==> flow/design.v <==
`timescale 1ns/1ps
module pic_buffer_v2 #(
    parameter DSIZE = 8,
    parameter IMAGE_WIDTH = 256,
    parameter IMAGE_LENGTH= 256,
    parameter BUFFER_SIZE = IMAGE_WIDTH*2+3
) (
	input               clk, 
    input               rst_n,
    input               frame_start,
    input               shift,
	input  [DSIZE-1:0]  sr_in,
    output rng_flag,
    output              sr_pixel_valid,
    output [DSIZE-1:0]  sr_pixel_0, sr_pixel_1, sr_pixel_2,
    output [DSIZE-1:0]  sr_pixel_3, sr_pixel_4, sr_pixel_5,
    output [DSIZE-1:0]  sr_pixel_6, sr_pixel_7, sr_pixel_8 
);
localparam IMAGE_SIZE           = IMAGE_WIDTH*IMAGE_LENGTH;
localparam ISIZE                = $clog2(IMAGE_SIZE+1);
localparam STARTING_OFFSET      = IMAGE_WIDTH+1;
localparam BUFFER_TOP_OFFSET    = IMAGE_WIDTH+2-1;
localparam BUFFER_BOT_OFFSET    = IMAGE_SIZE-IMAGE_WIDTH-1;
localparam WSIZE                = $clog2(IMAGE_WIDTH+1);
localparam CSIZE                = $clog2(STARTING_OFFSET);
localparam TOP_LIMIT = 2*IMAGE_WIDTH-1;
localparam BOT_LIMIT = IMAGE_SIZE-IMAGE_WIDTH-1;
reg [DSIZE-1:0] sr [BUFFER_SIZE-1:0];
reg 			sr_valid;
reg [ISIZE-1:0] image_counter;
reg [WSIZE-1:0] column_counter;
reg [CSIZE-1:0] offset_counter;
wire bottom_shift;
wire init_tag,t_tag,rm_tag,b_tag,r_tag,cm_tag,l_tag;
reg activate_rng;
assign rng_flag = activate_rng;
always @(posedge clk, negedge rst_n) begin
    if (!rst_n) begin
        activate_rng    <= 1'b0;
    end else begin
        if (offset_counter == IMAGE_WIDTH || offset_counter == IMAGE_WIDTH + 1) begin
            activate_rng <= 1'b1;
        end else if (!shift) begin
            activate_rng <= 1'b0;
        end
    end
end
always @(posedge clk, negedge rst_n) begin
    if (!rst_n) begin
        image_counter   <=  'd0;
        column_counter  <=  'd0;
        offset_counter <='d0;
        sr_valid        <= 1'b0;
    end else if (frame_start) begin
        image_counter       <=  'd0;
        offset_counter      <=  'd0;
        column_counter      <=  'd0;
        sr_valid            <= 1'b0;
    end else if ((shift) && (offset_counter <  STARTING_OFFSET)) begin
        sr_valid            <= 1'b0;
        image_counter       <=  'd0;
        column_counter      <=  'd0;
        if (offset_counter == STARTING_OFFSET-1) begin
            offset_counter  <= STARTING_OFFSET;
        end else begin
            offset_counter  <= offset_counter + 'd1;
        end
    end else if (((shift || bottom_shift) && init_tag) && (image_counter != IMAGE_SIZE)) begin
        sr_valid <= 1'b1;
        image_counter <= image_counter + 1;
        if ( column_counter == IMAGE_WIDTH) begin
            column_counter <= 'd1;
        end else begin
            column_counter <= column_counter+ 1;
        end
    end else if ((image_counter == IMAGE_SIZE)) begin
        sr_valid <= 1'b0;
        image_counter <=  'd0;
    end
end
integer n;
always @ (posedge clk)begin
    for (n = BUFFER_SIZE-1; n>0; n = n-1) begin
        sr[n] <= sr[n-1];
    end
    if (shift == 1'b1) begin
        sr[0] <= sr_in;
    end else begin
        sr[0] <= 'd0;
    end
end
assign sr_pixel_valid = sr_valid;
assign bottom_shift = sr_valid && image_counter >= IMAGE_SIZE - IMAGE_WIDTH - 1 && image_counter  <= IMAGE_SIZE;
assign init_tag = offset_counter == STARTING_OFFSET;
assign l_tag    = sr_valid && column_counter == 'd1;
assign r_tag    = sr_valid && column_counter == IMAGE_WIDTH;
assign t_tag    = sr_valid && image_counter  <= 0+IMAGE_WIDTH;
assign b_tag    = sr_valid && image_counter  >= IMAGE_SIZE - IMAGE_WIDTH + 1 && image_counter  <= IMAGE_SIZE;
assign cm_tag   = sr_valid && !(r_tag || l_tag);
assign rm_tag   = sr_valid && !(t_tag || b_tag);
assign sr_pixel_0 = 
(t_tag)?(   
        (r_tag)?    (sr[IMAGE_WIDTH * 1 + 2]):
        (cm_tag)?   (sr[IMAGE_WIDTH * 1 + 2]):
                    (sr[IMAGE_WIDTH * 1 + 1]) 
):(
(rm_tag)?(
        (r_tag)?    (sr[IMAGE_WIDTH * 2 + 2]):
        (cm_tag)?   (sr[IMAGE_WIDTH * 2 + 2]):
                    (sr[IMAGE_WIDTH * 2 + 1]) 
):(
(b_tag)?(
        (r_tag)?    (sr[IMAGE_WIDTH * 2 + 2]):
        (cm_tag)?   (sr[IMAGE_WIDTH * 2 + 2]):
                    (sr[IMAGE_WIDTH * 2 + 1]) 
):('d0)
));
assign sr_pixel_1 = 
(t_tag)?(   
        (r_tag)?    (sr[IMAGE_WIDTH * 1 + 1]):
        (cm_tag)?   (sr[IMAGE_WIDTH * 1 + 1]):
                    (sr[IMAGE_WIDTH * 1 + 1]) 
):(
(rm_tag)?(
        (r_tag)?    (sr[IMAGE_WIDTH * 2 + 1]):
        (cm_tag)?   (sr[IMAGE_WIDTH * 2 + 1]):
                    (sr[IMAGE_WIDTH * 2 + 1]) 
):(
(b_tag)?(
        (r_tag)?    (sr[IMAGE_WIDTH * 2 + 1]):
        (cm_tag)?   (sr[IMAGE_WIDTH * 2 + 1]):
                    (sr[IMAGE_WIDTH * 2 + 1]) 
):('d0)
));
assign sr_pixel_2 = 
(t_tag)?(   
        (r_tag)?    (sr[IMAGE_WIDTH * 1 + 1]):
        (cm_tag)?   (sr[IMAGE_WIDTH * 1 + 0]):
                    (sr[IMAGE_WIDTH * 1 + 0]) 
):(
(rm_tag)?(
        (r_tag)?    (sr[IMAGE_WIDTH * 2 + 1]):
        (cm_tag)?   (sr[IMAGE_WIDTH * 2 + 0]):
                    (sr[IMAGE_WIDTH * 2 + 0]) 
):(
(b_tag)?(
        (r_tag)?    (sr[IMAGE_WIDTH * 2 + 1]):
        (cm_tag)?   (sr[IMAGE_WIDTH * 2 + 0]):
                    (sr[IMAGE_WIDTH * 2 + 0]) 
):('d0)
));
assign sr_pixel_3 = 
(t_tag)?(   
        (r_tag)?    (sr[IMAGE_WIDTH * 1 + 2]):
        (cm_tag)?   (sr[IMAGE_WIDTH * 1 + 2]):
                    (sr[IMAGE_WIDTH * 1 + 1]) 
):(
(rm_tag)?(
        (r_tag)?    (sr[IMAGE_WIDTH * 1 + 2]):
        (cm_tag)?   (sr[IMAGE_WIDTH * 1 + 2]):
                    (sr[IMAGE_WIDTH * 1 + 1]) 
):(
(b_tag)?(
        (r_tag)?    (sr[IMAGE_WIDTH * 1 + 2]):
        (cm_tag)?   (sr[IMAGE_WIDTH * 1 + 2]):
                    (sr[IMAGE_WIDTH * 1 + 1]) 
):('d0)
));
assign sr_pixel_4 = sr[IMAGE_WIDTH * 1 + 1]; 
assign sr_pixel_5 = 
(t_tag)?(   
        (r_tag)?    (sr[IMAGE_WIDTH * 1 + 1]):
        (cm_tag)?   (sr[IMAGE_WIDTH * 1 + 0]):
                    (sr[IMAGE_WIDTH * 1 + 0]) 
):(
(rm_tag)?(
        (r_tag)?    (sr[IMAGE_WIDTH * 1 + 1]):
        (cm_tag)?   (sr[IMAGE_WIDTH * 1 + 0]):
                    (sr[IMAGE_WIDTH * 1 + 0]) 
):(
(b_tag)?(
        (r_tag)?    (sr[IMAGE_WIDTH * 1 + 1]):
        (cm_tag)?   (sr[IMAGE_WIDTH * 1 + 0]):
                    (sr[IMAGE_WIDTH * 1 + 0]) 
):('d0)
));
assign sr_pixel_6 = 
(t_tag)?(   
        (r_tag)?    (sr[IMAGE_WIDTH * 0 + 2]):
        (cm_tag)?   (sr[IMAGE_WIDTH * 0 + 2]):
                    (sr[IMAGE_WIDTH * 0 + 1]) 
):(
(rm_tag)?(
        (r_tag)?    (sr[IMAGE_WIDTH * 0 + 2]):
        (cm_tag)?   (sr[IMAGE_WIDTH * 0 + 2]):
                    (sr[IMAGE_WIDTH * 0 + 1]) 
):(
(b_tag)?(
        (r_tag)?    (sr[IMAGE_WIDTH * 1 + 2]):
        (cm_tag)?   (sr[IMAGE_WIDTH * 1 + 2]):
                    (sr[IMAGE_WIDTH * 1 + 1]) 
):('d0)
));
assign sr_pixel_7 = 
(t_tag)?(   
        (r_tag)?    (sr[IMAGE_WIDTH * 0 + 1]):
        (cm_tag)?   (sr[IMAGE_WIDTH * 0 + 1]):
                    (sr[IMAGE_WIDTH * 0 + 1]) 
):(
(rm_tag)?(
        (r_tag)?    (sr[IMAGE_WIDTH * 0 + 1]):
        (cm_tag)?   (sr[IMAGE_WIDTH * 0 + 1]):
                    (sr[IMAGE_WIDTH * 0 + 1]) 
):(
(b_tag)?(
        (r_tag)?    (sr[IMAGE_WIDTH * 1 + 1]):
        (cm_tag)?   (sr[IMAGE_WIDTH * 1 + 1]):
                    (sr[IMAGE_WIDTH * 1 + 1]) 
):('d0)
));
assign sr_pixel_8 = 
(t_tag)?(   
        (r_tag)?    (sr[IMAGE_WIDTH * 0 + 1]):
        (cm_tag)?   (sr[IMAGE_WIDTH * 0 + 0]):
                    (sr[IMAGE_WIDTH * 0 + 0]) 
):(
(rm_tag)?(
        (r_tag)?    (sr[IMAGE_WIDTH * 0 + 1]):
        (cm_tag)?   (sr[IMAGE_WIDTH * 0 + 0]):
                    (sr[IMAGE_WIDTH * 0 + 0]) 
):(
(b_tag)?(
        (r_tag)?    (sr[IMAGE_WIDTH * 1 + 1]):
        (cm_tag)?   (sr[IMAGE_WIDTH * 1 + 0]):
                    (sr[IMAGE_WIDTH * 1 + 0]) 
):('d0)
 ));
endmodule
export LEC_CHECK = 0
export CAP_MARGIN = 20
export CELL_PAD_IN_SITES_DETAIL_PLACEMENT = 2
export CELL_PAD_IN_SITES_GLOBAL_PLACEMENT = 3
export CORE_ASPECT_RATIO = 1.63
export CORE_MARGIN = 2
export CORE_UTILIZATION = 50
export CTS_CLUSTER_DIAMETER = 180
export GPL_ROUTABILITY_DRIVEN = 0
export GPL_TIMING_DRIVEN = 0
export HOLD_SLACK_MARGIN = 0.22
export MAX_ROUTING_LAYER = met5
export PLACE_DENSITY_LB_ADDON = 0.03
export SETUP_SLACK_MARGIN = 0.91
export SLEW_MARGIN = 20
export SYNTH_MEMORY_MAX_BITS = 16384
export TNS_END_PERCENT = 100
create_clock -name core_clock -period 4.6 [get_ports {clk}]
run.sh (not shown) runs the stock make flow with config.mk's settings and CLKGATE_MAP_FILE=.
The first run died in clock tree synthesis.
Next try:
- CELL_PAD_IN_SITES_DETAIL_PLACEMENT: 2 -> 1
- CTS_CLUSTER_DIAMETER: 180 -> not set
What happened:
- Now the flow completed with no timing, DRC or antenna violations
- area after synthesis does not change
- die size is unchanged
- synthesized cell count does not change
Next try:
- ABC_AREA: not set -> 1
- CELL_PAD_IN_SITES_DETAIL_PLACEMENT: 1 -> not set
- CELL_PAD_IN_SITES_GLOBAL_PLACEMENT: 3 -> not set
- CORE_ASPECT_RATIO: 1.63 -> not set
- CORE_UTILIZATION: 50 -> 72
- CTS_CLUSTER_DIAMETER: not set -> 383
- CTS_CLUSTER_SIZE: not set -> 96
- GPL_ROUTABILITY_DRIVEN: 0 -> not set
- GPL_TIMING_DRIVEN: 0 -> not set
- HOLD_SLACK_MARGIN: 0.22 -> not set
- MAX_ROUTING_LAYER: met5 -> not set
- PLACE_DENSITY: not set -> 0.42
- PLACE_DENSITY_LB_ADDON: 0.03 -> not set
- SETUP_SLACK_MARGIN: 0.91 -> 0.37
- TNS_END_PERCENT: 100 -> 5
- clock period: 4.6 -> 2.48 ns (I/O delays scaled with it)
The changed run never finished: it broke off in detailed placement with DPL-0033.
Die area went down by about 30%.
Synthesized cell count went up by 4.3%.
Area after synthesis stays flat.
Next try:
- ABC_AREA: 1 -> 0
- CORE_ASPECT_RATIO: not set -> 0.83
- CTS_CLUSTER_DIAMETER: 383 -> not set
- CTS_CLUSTER_SIZE: 96 -> not set
- PLACE_DENSITY: 0.42 -> 0.66
- SETUP_SLACK_MARGIN: 0.37 -> 0.78
- TNS_END_PERCENT: 5 -> not set
- clock period: 2.48 -> 2.7 ns (I/O delays scaled with it)
What happened: With this change the flow stopped in clock tree synthesis (DPL-0033). Die size stays flat. Synthesized cell count shrinks by 4.1%. Area after synthesis is about the same.
Next try:
- ABC_AREA: 0 -> not set
- CORE_ASPECT_RATIO: 0.83 -> not set
- CORE_UTILIZATION: 72 -> 50
- PLACE_DENSITY: 0.66 -> 0.6
- SETUP_SLACK_MARGIN: 0.78 -> not set
- clock period: 2.7 -> 4.6 ns (I/O delays scaled with it)
Now the flow finished clean; die area came out higher by 43%; area after synthesis does not change; synthesized cell count is unchanged.
Next try:
- ABC_AREA: not set -> 1
- CORE_ASPECT_RATIO: not set -> 0.5
- CORE_UTILIZATION: 50 -> 72
- CTS_CLUSTER_DIAMETER: not set -> 383
- CTS_CLUSTER_SIZE: not set -> 96
- PLACE_DENSITY: 0.6 -> 0.42
- TNS_END_PERCENT: not set -> 20
- clock period: 4.6 -> 2.48 ns (I/O delays scaled with it)
Outcome: The changed run died in detailed placement; synthesized area barely changes; synthesized cell count increases by 4.3%; die size decreases by 30%.

## build 44
Starts from the design.v that is shown in full above.
make LEC_CHECK=0 ABC_AREA=1 CAP_MARGIN=30 CELL_PAD_IN_SITES_DETAIL_PLACEMENT=1 CORE_MARGIN=9 CORE_UTILIZATION=59 CTS_CLUSTER_SIZE=42 GPL_ROUTABILITY_DRIVEN=0 GPL_TIMING_DRIVEN=0 HOLD_SLACK_MARGIN=0.24 MIN_ROUTING_LAYER=met1 PLACE_DENSITY_LB_ADDON=0.1 SETUP_SLACK_MARGIN=-0.59 SLEW_MARGIN=0 SYNTH_MEMORY_MAX_BITS=16384 finish   # period 6.53 ns
Both conditions hold for build 44: the flow ran to the end and the final layout passed the timing, design-rule and antenna checks.
[inputs] build 73 vs build 44
--- a/flow/config.mk
+++ b/flow/config.mk
@@ -6,7 +6,6 @@
 export NUM_CORES = 4
 export LEC_CHECK = 0
-export ABC_AREA = 1
-export CAP_MARGIN = 30
-export CELL_PAD_IN_SITES_DETAIL_PLACEMENT = 1
+export ABC_AREA = 0
+export CAP_MARGIN = 0
 export CORE_MARGIN = 9
 export CORE_UTILIZATION = 59
@@ -14,8 +13,7 @@
 export GPL_ROUTABILITY_DRIVEN = 0
 export GPL_TIMING_DRIVEN = 0
-export HOLD_SLACK_MARGIN = 0.24
 export MIN_ROUTING_LAYER = met1
 export PLACE_DENSITY_LB_ADDON = 0.1
 export SETUP_SLACK_MARGIN = -0.59
-export SLEW_MARGIN = 0
+export SLEW_MARGIN = 5
 export SYNTH_MEMORY_MAX_BITS = 16384
Notes after the runs:
Against build 44 as the reference, build 73 delivers a lower simple logic cell fraction of the synthesized area. Per the comparison of build 73 with build 44, die height did not really move; non-clock buffer count went down 4.2%; core box area decreased by about 0.8% relative to the old numbers. Delta(post-placement worst setup slack, build 73 - build 44) < 0.
The inputs of build 88 differ from those of build 73 as listed below.
==> flow/config.mk <==
export PLATFORM = sky130hd
export DESIGN_NAME = pic_buffer_v2
export DESIGN_NICKNAME = pic_buffer_v2
export VERILOG_FILES = /design/flow/design.v
export SDC_FILE = /design/flow/constraint.sdc
export NUM_CORES = 4
export LEC_CHECK = 0
export ABC_AREA = 0
export CAP_MARGIN = 20
export CORE_ASPECT_RATIO = 0.83
export CORE_MARGIN = 2
export CORE_UTILIZATION = 72
export PLACE_DENSITY = 0.66
export SETUP_SLACK_MARGIN = 0.76
export SLEW_MARGIN = 20
export SYNTH_MEMORY_MAX_BITS = 16384
==> flow/constraint.sdc <==
create_clock -name core_clock -period 2.7 [get_ports {clk}]
set_input_delay 0.5400 -clock core_clock [delete_from_list [all_inputs] [get_ports {clk}]]
set_output_delay 0.5400 -clock core_clock [all_outputs]
set_load 0.01 [all_outputs]
==> results <==
Build 88 is listed as incomplete: the tool reported an error in 4_1_cts and the run ended there.
Core area (build 88 over build 73): decrease, 26000 µm²
Changes observed in build 88 relative to build 73: die width went down by 4.1%, die area shows a reduction of about 24%, chip area from the yosys synthesis statistics essentially unchanged.
Build 88 vs build 73, total number of placement rows went down by 17%.
Diff build 73 -> build 88: die extent in y dropped about 20%, unique cell type count in the Yosys netlist barely changed, number of placed cells counting well taps dropped 4.2%.
Reported for build 88 and build 73, mean post-synth cell area turned out identical to the last digit.
Taking build 73 over build 88, the HPWL reported at the end of detailed placement ratio works out to 0.942.
What build 64 does differently from build 88 at the input level:
--- a/flow/config.mk
+++ b/flow/config.mk
@@ -6,11 +6,15 @@
 export NUM_CORES = 4
 export LEC_CHECK = 0
-export ABC_AREA = 0
+export ABC_AREA = 1
 export CAP_MARGIN = 20
-export CORE_ASPECT_RATIO = 0.83
+export CORE_ASPECT_RATIO = 0.5
 export CORE_MARGIN = 2
 export CORE_UTILIZATION = 72
-export PLACE_DENSITY = 0.66
-export SETUP_SLACK_MARGIN = 0.76
+export CTS_CLUSTER_DIAMETER = 313
+export CTS_CLUSTER_SIZE = 100
+export HOLD_SLACK_MARGIN = 0.28
+export PLACE_DENSITY_LB_ADDON = 0.0
+export SETUP_SLACK_MARGIN = 0.23
 export SLEW_MARGIN = 20
 export SYNTH_MEMORY_MAX_BITS = 16384
+export TNS_END_PERCENT = 5
==> flow/constraint.sdc <==
create_clock -name core_clock -period 1.51 [get_ports {clk}]
set_input_delay 0.3020 -clock core_clock [delete_from_list [all_inputs] [get_ports {clk}]]
set_output_delay 0.3020 -clock core_clock [all_outputs]
set_load 0.01 [all_outputs]
==> comparison <==
- Build 64: it failed with a tool error in 3_5_place_dp, so there are no final results.
- When build 64 is measured against build 88, its floorplan core density turns out 0.33 points higher.
- Die size: build 64 exceeds build 88
- Build 64 vs. build 88: synthesized area saw little to no change; count of unique library cells instantiated by Yosys saw a decrease; summed standard-cell area reported by yosys saw little to no change.
--- input diff build 64..build 22 ---
==> flow/config.mk <==
export PLATFORM = sky130hd
export DESIGN_NAME = pic_buffer_v2
export DESIGN_NICKNAME = pic_buffer_v2
export VERILOG_FILES = /design/flow/design.v
export SDC_FILE = /design/flow/constraint.sdc
export NUM_CORES = 4
export LEC_CHECK = 0
export CAP_MARGIN = 20
export CORE_MARGIN = 2
export CORE_UTILIZATION = 70
export CTS_CLUSTER_SIZE = 48
export PLACE_DENSITY = 0.6
export SLEW_MARGIN = 20
export SYNTH_MEMORY_MAX_BITS = 16384
==> flow/constraint.sdc <==
create_clock -name core_clock -period 3.62 [get_ports {clk}]
set_input_delay 0.7240 -clock core_clock [delete_from_list [all_inputs] [get_ports {clk}]]
set_output_delay 0.7240 -clock core_clock [all_outputs]
set_load 0.01 [all_outputs]
Findings:
Build 22 got as far as 4_1_cts, where a tool error ended the run. Build 64 never completed, since it errored out during 3_5_place_dp. Status: area fraction in compound gates parity (build 22, build 64). Build 22 vs build 64 — number of cell instances after yosys synthesis dropped by a few percent. Build 22 against build 64: post-synthesis chip area from yosys closely matched the old numbers, synthesized area closely matched the old numbers, share of the yosys chip area belonging to registers increased by 0.26 points relative to the old numbers, cell row count increased by 39 relative to the old numbers. Diff build 64 -> build 22: share of the synthesized netlist area taken by xor and xnor gates level; floorplan net count moved down; count of unique library cells instantiated by Yosys moved up; die outline area moved up; horizontal die size moved down.
Edits applied to the flow inputs when going from build 22 to build 23:
--- a/flow/config.mk
+++ b/flow/config.mk
@@ -6,9 +6,14 @@
 export NUM_CORES = 4
 export LEC_CHECK = 0
+export ABC_AREA = 1
 export CAP_MARGIN = 20
+export CORE_ASPECT_RATIO = 0.5
 export CORE_MARGIN = 2
-export CORE_UTILIZATION = 70
-export CTS_CLUSTER_SIZE = 48
+export CORE_UTILIZATION = 72
+export CTS_CLUSTER_DIAMETER = 313
+export CTS_CLUSTER_SIZE = 100
 export PLACE_DENSITY = 0.6
+export SETUP_SLACK_MARGIN = 0.23
 export SLEW_MARGIN = 20
 export SYNTH_MEMORY_MAX_BITS = 16384
+export TNS_END_PERCENT = 5
==> flow/constraint.sdc <==
create_clock -name core_clock -period 1.51 [get_ports {clk}]
set_input_delay 0.3020 -clock core_clock [delete_from_list [all_inputs] [get_ports {clk}]]
set_output_delay 0.3020 -clock core_clock [all_outputs]
set_load 0.01 [all_outputs]
--- outcome ---
- Build 23: it failed during 3_5_place_dp, and the tool reported DPL-0033.
- Summary of build 23 over build 22: post-synthesis chip area from yosys level, starting density of the core rose by 2.3 points.
- Compared to build 22, build 23 was floorplanned on a smaller die.
- [compare] base=build 22 new=build 23: vertical extent of the die dropped 110 µm, area inside the core boundary dropped 2.9%, number of distinct library cell variants in the gate-level netlist after synthesis went down by about 32%, simple-gate share of the synthesized area has increased.
- Going from build 22 to build 23, post-synthesis cell count from yosys picked up an extra 199; share of synthesized registers carrying an async set or reset neither gained nor lost much.
